==> v32 <==
==> flow/design.v <==
module control_unit (op, regdst, regwrite, branch, jump, memread, memtoreg, memwrite, aluop, aluscr);
	input[5:0] 	op;
  	output reg [1:0] regdst;
  	output reg regwrite;
	output reg branch;
	output reg jump;
	output reg memread;
  	output reg [1:0]memtoreg;
  	output reg memwrite;
	output reg [1:0] aluop;
	output reg aluscr;
	always @(*) begin
		branch 		<= 1'b0;
		jump 		<= 1'b0;
		memread 	<= 1'b0;
		memtoreg[1:0]	<= 2'b00;
		memwrite	<= 1'b0;
		aluop[1:0]	<= 2'b10;
		aluscr		<= 1'b0;
		regdst[1:0] <= 2'b01;
		regwrite	<= 1'b1;
		case(op)
			6'b10_0011: 
			begin  
				regdst[1:0]		<= 2'b00;
				memread     	<= 1'b1;
            aluop[1:0]		<= 2'b00;
				aluscr			<= 1'b1;
            memtoreg[1:0]	<= 2'b01;
			end
			6'b10_1011: 
			begin  
            aluop[1]	<= 1'b0;
				aluscr	<= 1'b1;
				memwrite <= 1'b1;
				regwrite	<= 1'b0;
			end
			6'b00_0100: 
			begin  
				branch		<= 1'b1;
				aluop[1:0]	<= 2'b01;
				regwrite		<= 1'b0;
			end
			6'b00_1000: 
			begin  
            regdst[1:0] <= 2'b00;
				aluop[1] 	<= 1'b0;
				aluscr   	<= 1'b1;
			end
			6'b00_0010: 
			begin  
			  jump		<= 1'b1;
			  regwrite	<= 1'b0;
			end
			6'b00_0011: 
			begin
			  jump 				<= 1'b1;
			  regdst[1:0]		<= 2'b10;
			  memtoreg[1:0]	<= 2'b10;
			end
			6'b00_0000: 
			begin  
			end
		endcase
	end
endmodule 
module aludec(func, aluop, alucontrol);
input   [5:0] func;
input   [1:0] aluop;
output reg [2:0] alucontrol;
always @(*)
begin
    case(aluop)
      2'b00: alucontrol <= 3'b010;   
      2'b01: alucontrol <= 3'b110;   
      default: case(func)           
          6'b100000: alucontrol <= 3'b010;  
          6'b100010: alucontrol <= 3'b110;  
          6'b100100: alucontrol <= 3'b000;  
          6'b100101: alucontrol <= 3'b001;  
          6'b101011: alucontrol <= 3'b111;  
          default:   alucontrol <= 3'b011;  
        endcase
    endcase
end
endmodule
module alu_mips(a, b, control, outalu, zero);
input [31:0] a, b;
input [2:0] control;
output reg [31:0] outalu;
output zero;
always@(*)
begin
	case(control)
		0 : outalu=a&b;
		1 : outalu= a|b;
		2 : outalu=a+b;
		6 : outalu=a-b;
		7 : outalu=a<b?1:0;
		12 : outalu=~(a|b);
		default : outalu=0;
	endcase
end
assign zero=outalu==0?1:0;
endmodule
module regmem(
	 clk,
    rst,
    rgr1,
    rgr2,
    write,
    rgw1,
    rgw1data,
    rg1data,
    rg2data
);
    input [4:0] rgr1;
    input [4:0] rgr2;
    input [4:0]     rgw1;
    input [31:0]  rgw1data;
    input clk;
    input rst;
    input write;
    output reg [31:0] rg1data;
    output reg [31:0] rg2data;
    reg [31:0] regMem [31:0];  
  always @(*)
  begin
    rg1data = regMem[rgr1];
    rg2data = regMem[rgr2];
  end
    integer i;
  always @(posedge clk)
    begin
        if(rst == 1'b1)
        begin 
            for( i = 0; i < 32; i = i + 1 )
                regMem[i] <= i;
        end
        else if(write == 1'b1 && rgw1 != 5'd0)  
            regMem[rgw1] <= rgw1data;
    end
endmodule
module sign_ex(in, out);
input [15:0] in;
output [31:0] out;
assign out = {{16{in[15]}}, in};
endmodule
module mux32_2to1 (out, in0, in1, sel);
	output reg  [31:0] out;
	input [31:0] in0;
	input [31:0] in1;
	input sel;
  	always @(*)
    begin
      if (sel == 0)
			out = in0;
      else
			out = in1;
    end
endmodule 
module mux32_3to1 (out, in0, in1, in2, sel);
  	output reg  [31:0] out;
	input [31:0] in0;
	input [31:0] in1;
	input [31:0] in2;
  	input [1:0] sel;
  	always @(*)
		 begin
			case (sel)
				2'b00: out = in0;
				2'b01: out = in1;
				2'b10: out = in2;
				default: out = in0;
			endcase
		 end
endmodule 
module mux5_3to1 (out, in0, in1, in2, sel);
	output reg  [4:0] out;
	input [4:0] in0;
	input [4:0] in1;
	input [4:0] in2;
  	input [1:0] sel;
  	always @(*)
	begin
		case (sel)
			2'b00: out = in0;
			2'b01: out = in1;
			2'b10: out = in2;
			default: out = in0;
		endcase
	end
endmodule 
module cpu (rst, clk, addr, instruction,
            dmem_addr, dmem_wdata, dmem_write, dmem_read, dmem_readdata);
  	  input rst,clk;
  	  output reg [31:0] addr;
	  input  [31:0] instruction;
	  output [31:0] dmem_addr;
	  output [31:0] dmem_wdata;
	  output dmem_write, dmem_read;
	  input  [31:0] dmem_readdata;
	  wire [1:0] cu_regdst;
	  wire cu_jump, cu_branch, cu_memread;
	  wire [1:0] cu_memtoreg;
	  wire [1:0] cu_aluop;
	  wire cu_memwrite, cu_aluscr, cu_regwrite;
	  wire [4:0] mux1_regwrite;
	  wire [31:0] memdata;
	  wire [31:0] reg_readdata1, reg_readdata2;
	  wire [31:0] signext_out;
	  wire [31:0] mux2_out;
	  wire [31:0] alu_out;
	  wire alu_zero;
	  wire [2:0] aluctrl_out;
	  wire [31:0] dmem_readdata;
	  wire bBranch;
     wire [31:0] j_addr;
     wire [31:0] next_pc;
    wire [31:0] pc;
	 always @(posedge clk)
		if (rst)
			addr <= 32'h00000000;
		else
			addr <= next_pc;
    parameter ra_addr = 5'b11111;
    assign pc = addr + 4;
    control_unit contrlu (instruction[31:26], cu_regdst, cu_regwrite, cu_branch, cu_jump, cu_memread, cu_memtoreg, cu_memwrite, cu_aluop, cu_aluscr);
    mux5_3to1 mux01 (mux1_regwrite, instruction[20:16], instruction[15:11], ra_addr, cu_regdst[1:0]);
    regmem rmem (.clk(clk), .rst(rst), .rgr1(instruction[25:21]), .rgr2(instruction[20:16]), .write(cu_regwrite),
                 .rgw1(mux1_regwrite), .rgw1data(memdata), .rg1data(reg_readdata1), .rg2data(reg_readdata2));
    aludec aluctrl (instruction[5:0], cu_aluop, aluctrl_out);
    sign_ex signext (instruction[15:0], signext_out[31:0]);
    mux32_2to1 mux02 (mux2_out, reg_readdata2, signext_out, cu_aluscr);
    alu_mips ALU (reg_readdata1, mux2_out, aluctrl_out, alu_out, alu_zero);
    assign dmem_addr  = alu_out;
    assign dmem_wdata = reg_readdata2;
    assign dmem_write = cu_memwrite;
    assign dmem_read  = cu_memread;
    mux32_3to1 memmux(memdata, alu_out, dmem_readdata, pc, cu_memtoreg);
    and AND1(bBranch, cu_branch, alu_zero );
    wire [31:0] branch_shiftl2_result;
    wire [31:0] b_addr;
    wire [31:0] mux04_result;
    assign branch_shiftl2_result = signext_out << 2;
    assign b_addr = pc + branch_shiftl2_result;
    assign j_addr = {pc[31:28], instruction[25:0], 2'b00};
    mux32_2to1 mux04 (mux04_result, pc, b_addr, bBranch);
    mux32_2to1 mux05 (next_pc, mux04_result, j_addr, cu_jump);
endmodule
==> flow/run.sh <==
#!/bin/bash
# the make line also repeats each setting of config.mk as NAME=value (left out here)
make -C /OpenROAD-flow-scripts/flow DESIGN_CONFIG=/design/flow/config.mk WORK_HOME=/design/flow/orfs CLKGATE_MAP_FILE= finish
==> flow/config.mk <==
export PLATFORM = sky130hd
export DESIGN_NAME = cpu
export DESIGN_NICKNAME = cpu
export VERILOG_FILES = /design/flow/design.v
export SDC_FILE = /design/flow/constraint.sdc
export NUM_CORES = 4
export LEC_CHECK = 0
export CAP_MARGIN = 20
export CORE_MARGIN = 2
export CORE_UTILIZATION = 72
export CTS_CLUSTER_DIAMETER = 389
export SLEW_MARGIN = 20
==> flow/constraint.sdc <==
create_clock -name core_clock -period 7.27 [get_ports {clk}]
set_input_delay 1.4540 -clock core_clock [delete_from_list [all_inputs] [get_ports {clk}]]
set_output_delay 1.4540 -clock core_clock [all_outputs]
set_load 0.01 [all_outputs]
==> inputs of v33, as changes to v32 <==
--- a/flow/config.mk
+++ b/flow/config.mk
@@ -9,4 +9,3 @@
 export CORE_MARGIN = 2
-export CORE_UTILIZATION = 72
-export CTS_CLUSTER_DIAMETER = 389
+export CORE_UTILIZATION = 40
 export SLEW_MARGIN = 20
==> flow/constraint.sdc (replaced) <==
create_clock -name core_clock -period 9.9 [get_ports {clk}]
set_input_delay 1.9800 -clock core_clock [delete_from_list [all_inputs] [get_ports {clk}]]
set_output_delay 1.9800 -clock core_clock [all_outputs]
set_load 0.01 [all_outputs]
==> comparison table <==
Number of standard-cell rows in the floorplan: v32 106; v33 143
DP Cell Count: v32 6,297; v33 6,905
Final HPWL from detailed placement: v32 168,000 um; v33 152,000 um
Outcome: v32 stopped before the end; v33 complete, no violations
Failing step: v32 5_1_grt; v33 -
Gates resized, CTS repair: v32 325; v33 7
Die height: v32 295 um; v33 395 um
TritonCTS Buffers: v32 104; v33 108
Chip area: v32 0.0872 mm^2; v33 0.156 mm^2
Horizontal die size: v32 295 um; v33 395 um
Cell area reported after detailed placement: v32 0.0699 mm^2; v33 0.0679 mm^2
Setup Fix Bufs, Post-CTS: v32 77; v33 0
Core area: v32 0.0838 mm^2; v33 0.152 mm^2
Last weighted congestion value of the routability-driven placer: v32 1.06; v33 0.958
Initial core utilization: v32 72.9%; v33 40.3%
Worst Setup Slack post-DPL: v32 -1.19 ns; v33 -0.0876 ns
